==> inputs of run G <==
==> flow/design.v (excerpt) <==
module SIMD(clk,rst,opcode,funct3,funct7,rd_data1,rd_data2,rd_data3,w_add,immed,instrc_add,wr_add,wr_data );
clock: 5.87 ns
lec_check: 0
cap_margin: 20
core_margin: 2
core_utilization: 70
cts_cluster_diameter: 378
cts_cluster_size: 20
gpl_timing_driven: 1
max_routing_layer: met4
place_density_lb_addon: 0.05
setup_slack_margin: 1.21
slew_margin: 20
run.sh (not shown) runs the stock make flow with config.mk's settings and CLKGATE_MAP_FILE=.
==> run M: changes against run G <==
==> flow/config.mk (replaced) <==
export PLATFORM = sky130hd
export DESIGN_NAME = SIMD
export DESIGN_NICKNAME = SIMD
export VERILOG_FILES = /design/flow/design.v
export SDC_FILE = /design/flow/constraint.sdc
export NUM_CORES = 4
export LEC_CHECK = 0
export CAP_MARGIN = 20
export CORE_MARGIN = 2
export CORE_UTILIZATION = 58
export CTS_CLUSTER_DIAMETER = 353
export CTS_CLUSTER_SIZE = 98
export SLEW_MARGIN = 20
==> flow/constraint.sdc (replaced) <==
create_clock -name core_clock -period 16.0 [get_ports {clk}]
set_input_delay 3.2000 -clock core_clock [delete_from_list [all_inputs] [get_ports {clk}]]
set_output_delay 3.2000 -clock core_clock [all_outputs]
set_load 0.01 [all_outputs]
==> run Z: changes against run G <==
==> flow/config.mk (replaced) <==
export PLATFORM = sky130hd
export DESIGN_NAME = SIMD
export DESIGN_NICKNAME = SIMD
export VERILOG_FILES = /design/flow/design.v
export SDC_FILE = /design/flow/constraint.sdc
export NUM_CORES = 4
export LEC_CHECK = 0
export CAP_MARGIN = 20
export CORE_MARGIN = 2
export CORE_UTILIZATION = 65
export MAX_ROUTING_LAYER = met4
export SLEW_MARGIN = 30
==> flow/constraint.sdc (replaced) <==
create_clock -name core_clock -period 8.77 [get_ports {clk}]
set_input_delay 1.7540 -clock core_clock [delete_from_list [all_inputs] [get_ports {clk}]]
set_output_delay 1.7540 -clock core_clock [all_outputs]
set_load 0.01 [all_outputs]
==> summary of the runs <==
Run Z reached the layout checks and failed them: setup timing. Run G ended with an error in global routing on GRT-0116. Run M went through all stages and came out clean.
Against run M, the critical path depth of run Z is higher by 4.
Die area, highest first: run M, run Z, run G.
Worst setup slack: run Z is worse than run M (3.3 ns).
Between run M and run Z, the lower utilization is in run M (gap 19 points).
Non-clock buffer count: run M is lower than run Z (585).
==> figures <==
|  | run Z | run G | run M |
|---|---|---|---|
| Result of the run | complete, but fails checks | aborted with a tool error | timing/DRC/antenna clean |
| Last stage reached | - | global routing | - |
| Reasons for failing layout checks | setup timing | - | - |
| Final #Nets | 5616 | - | 5031 |
| Finished layout cell area | 0.0412 sq mm | - | 0.0354 sq mm |
| Power share of the combinational group | 85.0% | - | 81.8% |
| Core Util at FP | 65.9% | 71.1% | 58.7% |
| Fill cells | 2959 | - | 4844 |
| Number of well taps | 672 | - | 756 |
| Number of cells in the design after placement | 5152 | 5309 | 4698 |
| Startpoint of the most critical setup path | pip_reg[15]$_SDFF_PN0_ | - | pip_reg[15]$_SDFF_PN0_ |
| Core box area | 0.0502 sq mm | 0.0466 sq mm | 0.0564 sq mm |
| Reg2reg path depth | 4 | - | 4 |
| Capture point of the worst reg-to-reg path | instrc_add[6]$_SDFF_PN0_ | - | instrc_add[6]$_SDFF_PN0_ |

* * *

==> inputs of trial 58 <==
Starting RTL as in the previous note.
Settings: LEC_CHECK=0, CAP_MARGIN=20, CORE_MARGIN=2, CORE_UTILIZATION=72, CTS_CLUSTER_DIAMETER=310, CTS_CLUSTER_SIZE=95, PLACE_DENSITY=0.38, SLEW_MARGIN=20, TNS_END_PERCENT=5; clock period 5.87 ns.
==> trial 68 (differences from trial 58) <==
--- a/flow/config.mk
+++ b/flow/config.mk
@@ -8,8 +8,8 @@
 export CAP_MARGIN = 20
 export CORE_MARGIN = 2
 export CORE_UTILIZATION = 72
-export CTS_CLUSTER_DIAMETER = 310
-export CTS_CLUSTER_SIZE = 95
-export PLACE_DENSITY = 0.38
+export CTS_CLUSTER_DIAMETER = 353
+export CTS_CLUSTER_SIZE = 98
+export MAX_ROUTING_LAYER = met4
+export PLACE_DENSITY = 0.89
 export SLEW_MARGIN = 20
-export TNS_END_PERCENT = 5
==> flow/constraint.sdc (replaced) <==
create_clock -name core_clock -period 16.0 [get_ports {clk}]
set_input_delay 3.2000 -clock core_clock [delete_from_list [all_inputs] [get_ports {clk}]]
set_output_delay 3.2000 -clock core_clock [all_outputs]
set_load 0.01 [all_outputs]
==> comparison <==
Area after synthesis is the same in trial 58 and trial 68. In die size, trial 58 and trial 68 do not differ. In synthesized cell count, trial 58 and trial 68 do not differ. Trial 68 passed the timing, design-rule and antenna checks. Trial 58 failed in global routing, error GRT-0116.
==> figures <==
Number of placement rows: trial 68 78; trial 58 78
Cell area after placement: trial 68 0.0349 mm^2; trial 58 0.0414 mm^2
Result of the run: trial 68 timing/DRC/antenna clean; trial 58 stopped before the end
Last stage reached: trial 68 -; trial 58 global routing
Cell area after synthesis: trial 68 0.0331 mm^2; trial 58 0.0331 mm^2
Half-perimeter wire length of the detailed placement result: trial 68 103,000 um; trial 58 129,000 um
Dominant cell by count in the synthesized netlist: trial 68 sky130_fd_sc_hd__inv_1; trial 58 sky130_fd_sc_hd__inv_1
Fa+ha+maj area frac: trial 68 51.0%; trial 58 51.0%
Boundary pin count: trial 68 112; trial 58 112
Post-CTS Setup Bufs: trial 68 0; trial 58 45
Compound-cell area share of the yosys netlist: trial 68 12.6%; trial 58 12.6%
Weighted congestion at the end of routability-driven global placement: trial 68 1.15; trial 58 1.34
Tally of buffers added on design ports: trial 68 109; trial 58 109
Pre-CTS WS: trial 68 3680 ps; trial 58 -4050 ps
Count of cells resized by post-cts repair: trial 68 0; trial 58 224
Cell count after placement: trial 68 4,536; trial 58 5,368
Area leader share: trial 68 35.9%; trial 58 35.9%

* * *

==> trial 50 <==
SIMD again, from the RTL that the note above started with.
export LEC_CHECK = 0
export CAP_MARGIN = 20
export CORE_MARGIN = 2
export CORE_UTILIZATION = 70
export CTS_CLUSTER_DIAMETER = 291
export CTS_CLUSTER_SIZE = 43
export PLACE_DENSITY_LB_ADDON = 0.0
export SETUP_SLACK_MARGIN = 1.31
export SLEW_MARGIN = 20
create_clock -name core_clock -period 11.0 [get_ports {clk}]
==> inputs of trial 25, as changes to trial 50 <==
- CORE_UTILIZATION: 70 -> 40
- CTS_CLUSTER_DIAMETER: 291 -> unset
- CTS_CLUSTER_SIZE: 43 -> unset
- PLACE_DENSITY_LB_ADDON: 0.0 -> unset
- SETUP_SLACK_MARGIN: 1.31 -> 0.94
==> flow/constraint.sdc (replaced) <==
create_clock -name core_clock -period 10.6 [get_ports {clk}]
set_input_delay 2.1200 -clock core_clock [delete_from_list [all_inputs] [get_ports {clk}]]
set_output_delay 2.1200 -clock core_clock [all_outputs]
set_load 0.01 [all_outputs]
==> reports/metrics.json <==
{
  "final-instance-count-excl-fill": 4747,
  "netSwitchingFraction_pct": 56.77,
  "die.size.y_um": 221.4,
  "initial_core_util_pct": 71.06,
  "check-failures": "capacitance limit, slew limit",
  "row_count": 79,
  "area_growth_syn_to_layout_pct": 15.15,
  "drv.max_cap_violation_count": 2,
  "dr_wl_met2_mm": 59.21,
  "status": "finished with violations",
  "drv_slew": 5
}
the above is filed under trial 50

==> reports/metrics.json <==
{
  "status": "timing/DRC/antenna clean",
  "netSwitchingFraction_pct": 54.00,
  "drv_slew": 0,
  "dr_wl_met2_mm": 59.10,
  "drv.max_cap_violation_count": 0,
  "initial_core_util_pct": 40.36,
  "pg_seq_mw": 0.363,
  "area_growth_syn_to_layout_pct": 15.13,
  "die.size.y_um": 291.6,
  "fin_skew_ps": 0.1542,
  "final-instance-count-excl-fill": 5161
}
the above is filed under trial 25


* * *

==> job 8011: inputs <==
==> flow/design.v <==
`timescale 1ns/1ps
module SIMD(clk,rst,opcode,funct3,funct7,rd_data1,rd_data2,rd_data3,w_add,immed,instrc_add,wr_add,wr_data );
input clk;   
input rst;   
input [6:0] opcode;  
input [2:0] funct3;  
input [6:0] funct7;  
input [15:0] rd_data1;   
input [15:0] rd_data2;   
input [15:0] rd_data3;   
input [4:0] w_add;   
input [11:0] immed;  
output [6:0]instrc_add;
output [4:0] wr_add;     
output [15:0] wr_data;   
wire [1:0]mode;
reg [12:0]op;
wire [3:0]scr_r;
wire scr;
wire [2:0]op_r;
wire [1:0]mac_hl;
wire [15:0]sig_ex;
wire [6:0]n_instrc_add;
wire [1:0]alu_mode;
wire [12:0]alu_op;
wire alu_scr;
wire signed[15:0]source1;
wire [15:0]data2;
wire signed[15:0]source3;
wire [15:0]exsig_data;
wire signed[15:0]source2;
wire signed[7:0]source1_8_1;
wire signed[7:0]source1_8_2;
wire signed[7:0]source2_8_1;
wire signed[7:0]source2_8_2;
wire signed[7:0]source3_8_1;
wire signed[7:0]source3_8_2;
wire signed[3:0]source1_4_1;
wire signed[3:0]source1_4_2;
wire signed[3:0]source1_4_3;
wire signed[3:0]source1_4_4;
wire signed[3:0]source2_4_1;
wire signed[3:0]source2_4_2;
wire signed[3:0]source2_4_3;
wire signed[3:0]source2_4_4;
wire signed[3:0]source3_4_1;
wire signed[3:0]source3_4_2;
wire signed[3:0]source3_4_3;
wire signed[3:0]source3_4_4;
reg [15:0]result_reg;
reg [31:0]mul_reg;
reg[91:0] pip_reg;
reg [6:0] instrc_add;  
assign scr_r=opcode[3:0];
assign op_r=opcode[6:4];
assign mac_hl=funct7[1:0];
always @(posedge clk)
    begin
        if(!rst)
            instrc_add<=0;
        else
            instrc_add<=n_instrc_add;
    end
assign mode=(funct3==3'b001)? 2'b01:
            (funct3==3'b010)? 2'b10:
            (funct3==3'b100)? 2'b11:2'b00;
assign scr=(scr_r==4'b0011)? 1:0;
always @ (opcode or funct7 or mac_hl)
    begin
        case (opcode)
            7'b0111011:begin
                            case(funct7)
                                7'b0000000: op=13'b0000_0000_0000_1;  
                                7'b0100000: op=13'b0000_0000_0001_0;  
                                7'b1000001: op=13'b0000_0000_0010_0;  
                                7'b1000010: op=13'b0000_0000_0100_0;  
                                7'b0001000: op=13'b0000_0000_1000_0;  
                                7'b0010000: op=13'b0000_0001_0000_0;  
                                7'b0011000: op=13'b0000_0010_0000_0;  
                                7'b0110000: op=13'b0000_0100_0000_0;  
                                default:op=13'b0000_0000_0000_0;  
                            endcase
                        end
             7'b1001011:begin
                            case(mac_hl)
                                2'b01:op=13'b0000_1000_0000_0;  
                                2'b10:op=13'b0001_0000_0000_0;  
                                default:op=13'b0000_0000_0000_0;  
                            endcase
                        end
             7'b0100011:op=13'b0010_0000_0000_0;  
             7'b1100011:op=13'b0100_0000_0000_0;  
             7'b1010011:op=13'b1000_0000_0000_0;  
             default:op=13'b0000_0000_0000_0;  
        endcase                                   
    end
assign sig_ex={{4{immed[10]}},immed};
assign n_instrc_add=instrc_add+3'b100;
always @(posedge clk)
    begin
        if(!rst)
            pip_reg <=0;
        else
            begin
                pip_reg[1:0]<=mode;  
                pip_reg[14:2]<=op;  
                pip_reg[15]<=scr;  
                pip_reg[31:16]<= rd_data1;  
                pip_reg[47:32]<= rd_data2;  
                pip_reg[63:48]<= rd_data3;  
                pip_reg[68:64]<= w_add;  
                pip_reg[91:76]<= sig_ex; 
            end 
    end
assign alu_mode=pip_reg[1:0];
assign alu_op=pip_reg[14:2];
assign alu_scr=pip_reg[15];
assign source1=pip_reg[31:16];
assign data2=pip_reg[47:32];
assign source3=pip_reg[63:48];
assign wr_add=pip_reg[68:64];
assign exsig_data=pip_reg[91:76];
assign source2=(alu_scr==1'b0)? data2:exsig_data;
assign source1_8_1=source1[7:0];
assign source1_8_2=source1[15:8];
assign source2_8_1=source2[7:0];
assign source2_8_2=source2[15:8];
assign source3_8_1=source3[7:0];
assign source3_8_2=source3[15:8];
assign source1_4_1=source1[3:0];
assign source1_4_2=source1[7:4];
assign source1_4_3=source1[11:8];
assign source1_4_4=source1[15:12];
assign source2_4_1=source2[3:0];
assign source2_4_2=source2[7:4];
assign source2_4_3=source2[11:8];
assign source2_4_4=source2[15:12];
assign source3_4_1=source3[3:0];
assign source3_4_2=source3[7:4];
assign source3_4_3=source3[11:8];
assign source3_4_4=source3[15:12];
always @(alu_op or alu_mode or source1 or source2 or source3 or source1_8_1 or source1_8_2 or 
         source2_8_1 or source2_8_2 or source3_8_1 or source3_8_2 or source1_4_1 or source1_4_2 or
         source1_4_3 or source1_4_4 or source2_4_1 or source2_4_2 or source2_4_3 or source2_4_4 or
         source3_4_1 or source3_4_2 or source3_4_3 or source3_4_3 or source3_4_4)
    begin
        mul_reg=0;
        result_reg=0;
        case(alu_op)
           13'b0000_0000_0000_1:begin
                                    case(alu_mode)
                                        2'b01:result_reg=source1+source2;  
                                        2'b10:result_reg={source1_8_2+source2_8_2,source1_8_1+source2_8_1};  
                                        2'b11:result_reg={source1_4_4+source2_4_4,source1_4_3+source2_4_3,source1_4_2+source2_4_2,source1_4_1+source2_4_1};  
                                        default:result_reg=0;
                                    endcase
                                end
           13'b0000_0000_0001_0:begin
                                    case(alu_mode)
                                        2'b01:result_reg=source1-source2;  
                                        2'b10:result_reg={source1_8_2-source2_8_2,source1_8_1-source2_8_1};  
                                        2'b11:result_reg={source1_4_4-source2_4_4,source1_4_3-source2_4_3,source1_4_2-source2_4_2,source1_4_1-source2_4_1};  
                                        default:result_reg=0;                       
                                    endcase
                                end
           13'b0000_0000_0010_0:begin
                                    case(alu_mode)
                                        2'b01:begin
                                                mul_reg=source1*source2;  
                                                result_reg=mul_reg[15:0];  
                                              end
                                        2'b10:begin
                                                mul_reg[15:0]=source1_8_1*source2_8_1;  
                                                mul_reg[31:16]=source1_8_2*source2_8_2;
                                                result_reg={mul_reg[23:16],mul_reg[7:0]}; 
                                              end
                                        2'b11:begin
                                                mul_reg[7:0]=source1_4_1*source2_4_1;  
                                                mul_reg[15:8]=source1_4_2*source2_4_2;
                                                mul_reg[23:16]=source1_4_3*source2_4_3;
                                                mul_reg[31:24]=source1_4_4*source2_4_4;
                                                result_reg={mul_reg[27:24],mul_reg[19:16],mul_reg[11:8],mul_reg[3:0]}; 
                                              end
                                        default:begin
                                                    result_reg=0;
                                                    mul_reg=0;
                                                end
                                    endcase
                                end
           13'b0000_0000_0100_0:begin
                                    case(alu_mode)
                                        2'b01:begin 
                                                mul_reg=source1*source2;  
                                                result_reg=mul_reg[31:16];  
                                              end
                                        2'b10:begin
                                                mul_reg[15:0]=source1_8_1*source2_8_1;  
                                                mul_reg[31:16]=source1_8_2*source2_8_2;
                                                result_reg={mul_reg[31:24],mul_reg[15:8]}; 
                                              end
                                        2'b11:begin
                                                mul_reg[7:0]=source1_4_1*source2_4_1;  
                                                mul_reg[15:8]=source1_4_2*source2_4_2;
                                                mul_reg[23:16]=source1_4_3*source2_4_3;
                                                mul_reg[31:24]=source1_4_4*source2_4_4;
                                                result_reg={mul_reg[31:28],mul_reg[23:20],mul_reg[15:12],mul_reg[7:4]}; 
                                              end
                                        default:begin
                                                    result_reg=0;
                                                    mul_reg=0;
                                                end
                                    endcase
                                end
           13'b0000_0000_1000_0:result_reg=source1&source2;  
           13'b0000_0001_0000_0:result_reg=source1|source2;  
           13'b0000_0010_0000_0:result_reg=source1^source2;  
           13'b0000_0100_0000_0:result_reg=~source1;  
           13'b0000_1000_0000_0:begin
                                    case(alu_mode)
                                        2'b01:begin
                                                mul_reg=source1*source2+{{16{1'b0}},source3};  
                                                result_reg=mul_reg[15:0];  
                                              end
                                        2'b10:begin
                                                mul_reg[15:0]=source1_8_1*source2_8_1+{{8{1'b0}},source3_8_1};  
                                                mul_reg[31:16]=source1_8_2*source2_8_2+{{8{1'b0}},source3_8_2};
                                                result_reg={mul_reg[23:16],mul_reg[7:0]}; 
                                              end
                                        2'b11:begin
                                                mul_reg[7:0]=source1_4_1*source2_4_1+{{4{1'b0}},source3_4_1};  
                                                mul_reg[15:8]=source1_4_2*source2_4_2+{{4{1'b0}},source3_4_2};
                                                mul_reg[23:16]=source1_4_3*source2_4_3+{{4{1'b0}},source3_4_3};
                                                mul_reg[31:24]=source1_4_4*source2_4_4+{{4{1'b0}},source3_4_4};
                                                result_reg={mul_reg[27:24],mul_reg[19:16],mul_reg[11:8],mul_reg[3:0]}; 
                                              end
                                        default:begin
                                                    result_reg=0;
                                                    mul_reg=0;
                                                end
                                    endcase
                                end
           13'b0001_0000_0000_0:begin
                                    case(alu_mode)
                                        2'b01:begin
                                                mul_reg=source1*source2+{{16{1'b0}},source3};  
                                                result_reg=mul_reg[31:16];  
                                              end
                                        2'b10:begin
                                                mul_reg[15:0]=source1_8_1*source2_8_1+{{8{1'b0}},source3_8_1};  
                                                mul_reg[31:16]=source1_8_2*source2_8_2+{{8{1'b0}},source3_8_2};
                                                result_reg={mul_reg[31:24],mul_reg[15:8]}; 
                                              end
                                        2'b11:begin
                                                mul_reg[7:0]=source1_4_1*source2_4_1+{{4{1'b0}},source3_4_1};  
                                                mul_reg[15:8]=source1_4_2*source2_4_2+{{4{1'b0}},source3_4_2};
                                                mul_reg[23:16]=source1_4_3*source2_4_3+{{4{1'b0}},source3_4_3};
                                                mul_reg[31:24]=source1_4_4*source2_4_4+{{4{1'b0}},source3_4_4};
                                                result_reg={mul_reg[31:28],mul_reg[23:20],mul_reg[15:12],mul_reg[7:4]}; 
                                              end
                                        default:begin
                                                    result_reg=0;
                                                    mul_reg=0;
                                                end                                    
                                    endcase
                                end
           13'b0010_0000_0000_0:result_reg=(source1<<source2);  
           13'b0100_0000_0000_0:result_reg=(source1>>source2);  
           13'b1000_0000_0000_0:result_reg=(source1<<<source2);  
           default:result_reg=0;
        endcase
    end
assign wr_data=result_reg;
endmodule
==> flow/run.sh <==
#!/bin/bash
# the make line also repeats each setting of config.mk as NAME=value (left out here)
make -C /OpenROAD-flow-scripts/flow DESIGN_CONFIG=/design/flow/config.mk WORK_HOME=/design/flow/orfs CLKGATE_MAP_FILE= finish
==> flow/config.mk <==
export PLATFORM = sky130hd
export DESIGN_NAME = SIMD
export DESIGN_NICKNAME = SIMD
export VERILOG_FILES = /design/flow/design.v
export SDC_FILE = /design/flow/constraint.sdc
export NUM_CORES = 4
export LEC_CHECK = 0
export ABC_AREA = 1
export CAP_MARGIN = 0
export CORE_ASPECT_RATIO = 1.12
export CORE_MARGIN = 2
export CORE_UTILIZATION = 69
export CTS_CLUSTER_DIAMETER = 361
export CTS_CLUSTER_SIZE = 98
export PLACE_DENSITY = 0.43
export SETUP_SLACK_MARGIN = 1.81
export SLEW_MARGIN = 20
export TNS_END_PERCENT = 5
==> flow/constraint.sdc <==
create_clock -name core_clock -period 6.19 [get_ports {clk}]
set_input_delay 1.2380 -clock core_clock [delete_from_list [all_inputs] [get_ports {clk}]]
set_output_delay 1.2380 -clock core_clock [all_outputs]
set_load 0.01 [all_outputs]
==> job 250 (differences from job 8011) <==
Settings changed: ABC_AREA 1 to unset, CAP_MARGIN 0 to 20, CORE_ASPECT_RATIO 1.12 to unset, CORE_UTILIZATION 69 to 72, CTS_CLUSTER_DIAMETER 361 to 353, PLACE_DENSITY 0.43 to 0.42, SETUP_SLACK_MARGIN 1.81 to unset, TNS_END_PERCENT 5 to 20.
==> flow/constraint.sdc (replaced) <==
create_clock -name core_clock -period 16.0 [get_ports {clk}]
set_input_delay 3.2000 -clock core_clock [delete_from_list [all_inputs] [get_ports {clk}]]
set_output_delay 3.2000 -clock core_clock [all_outputs]
set_load 0.01 [all_outputs]
==> job 9729 (differences from job 8011) <==
Settings changed: CAP_MARGIN 0 to 20, CORE_ASPECT_RATIO 1.12 to unset, CORE_UTILIZATION 69 to 66, CTS_CLUSTER_DIAMETER 361 to unset, CTS_CLUSTER_SIZE 98 to unset, PLACE_DENSITY 0.43 to unset, SETUP_SLACK_MARGIN 1.81 to unset, TNS_END_PERCENT 5 to unset.
==> flow/constraint.sdc (replaced) <==
create_clock -name core_clock -period 7.1 [get_ports {clk}]
set_input_delay 1.4200 -clock core_clock [delete_from_list [all_inputs] [get_ports {clk}]]
set_output_delay 1.4200 -clock core_clock [all_outputs]
set_load 0.01 [all_outputs]
==> job 4252 (differences from job 8011) <==
Settings changed: CAP_MARGIN 0 to 20, CORE_ASPECT_RATIO 1.12 to unset, CORE_UTILIZATION 69 to 40, CTS_CLUSTER_DIAMETER 361 to 149, CTS_CLUSTER_SIZE 98 to 53, PLACE_DENSITY 0.43 to unset, SETUP_SLACK_MARGIN 1.81 to unset, TNS_END_PERCENT 5 to 100.
==> flow/constraint.sdc (replaced) <==
create_clock -name core_clock -period 10.6 [get_ports {clk}]
set_input_delay 2.1200 -clock core_clock [delete_from_list [all_inputs] [get_ports {clk}]]
set_output_delay 2.1200 -clock core_clock [all_outputs]
set_load 0.01 [all_outputs]
==> qor summary <==
Register-to-register setup slack: job 4252 9.56 ns; job 8011 -; job 250 14.96 ns; job 9729 -
Switching power total: job 4252 2.22 mW; job 8011 -; job 250 1.39 mW; job 9729 -
Result of the run: job 4252 complete, no violations; job 8011 aborted with a tool error; job 250 complete, no violations; job 9729 aborted with a tool error
Stage where the flow stopped: job 4252 -; job 8011 5_1_grt; job 250 -; job 9729 5_1_grt
Area of the multi-input gates: job 4252 0.0279 sq mm; job 8011 -; job 250 0.0274 sq mm; job 9729 -
Critical path launch point: job 4252 pip_reg[15]; job 8011 -; job 250 pip_reg[15]; job 9729 -
Vias: job 4252 32400; job 8011 -; job 250 30900; job 9729 -
Tool warning count: job 4252 71; job 8011 -; job 250 73; job 9729 -
Hold Worst Slack: job 4252 0.469 ns; job 8011 -; job 250 0.477 ns; job 9729 -
CORE AREA: job 4252 0.0863 sq mm; job 8011 0.0501 sq mm; job 250 0.0454 sq mm; job 9729 0.0523 sq mm
Antenna fix cells: job 4252 1; job 8011 -; job 250 6; job 9729 -
Max cap viols: job 4252 0; job 8011 -; job 250 0; job 9729 -
Worst min path class: job 4252 register to register; job 8011 -; job 250 register to register; job 9729 -
Critical path depth: job 4252 28; job 8011 -; job 250 25; job 9729 -
Routed length per placed instance: job 4252 23.0 um; job 8011 -; job 250 28.3 um; job 9729 -
Number of post-CTS setup repair buffers: job 4252 3; job 8011 25; job 250 0; job 9729 35
Synthesized-area fraction occupied by ao, oa, aoi and oai cells: job 4252 9.27%; job 8011 9.27%; job 250 12.6%; job 9729 9.27%
Tap Cells: job 4252 1155; job 8011 -; job 250 600; job 9729 -
Area growth, synth to finish: job 4252 10.3%; job 8011 -; job 250 6.35%; job 9729 -
No activity file was given, so power comes from the tool's default toggle rates.
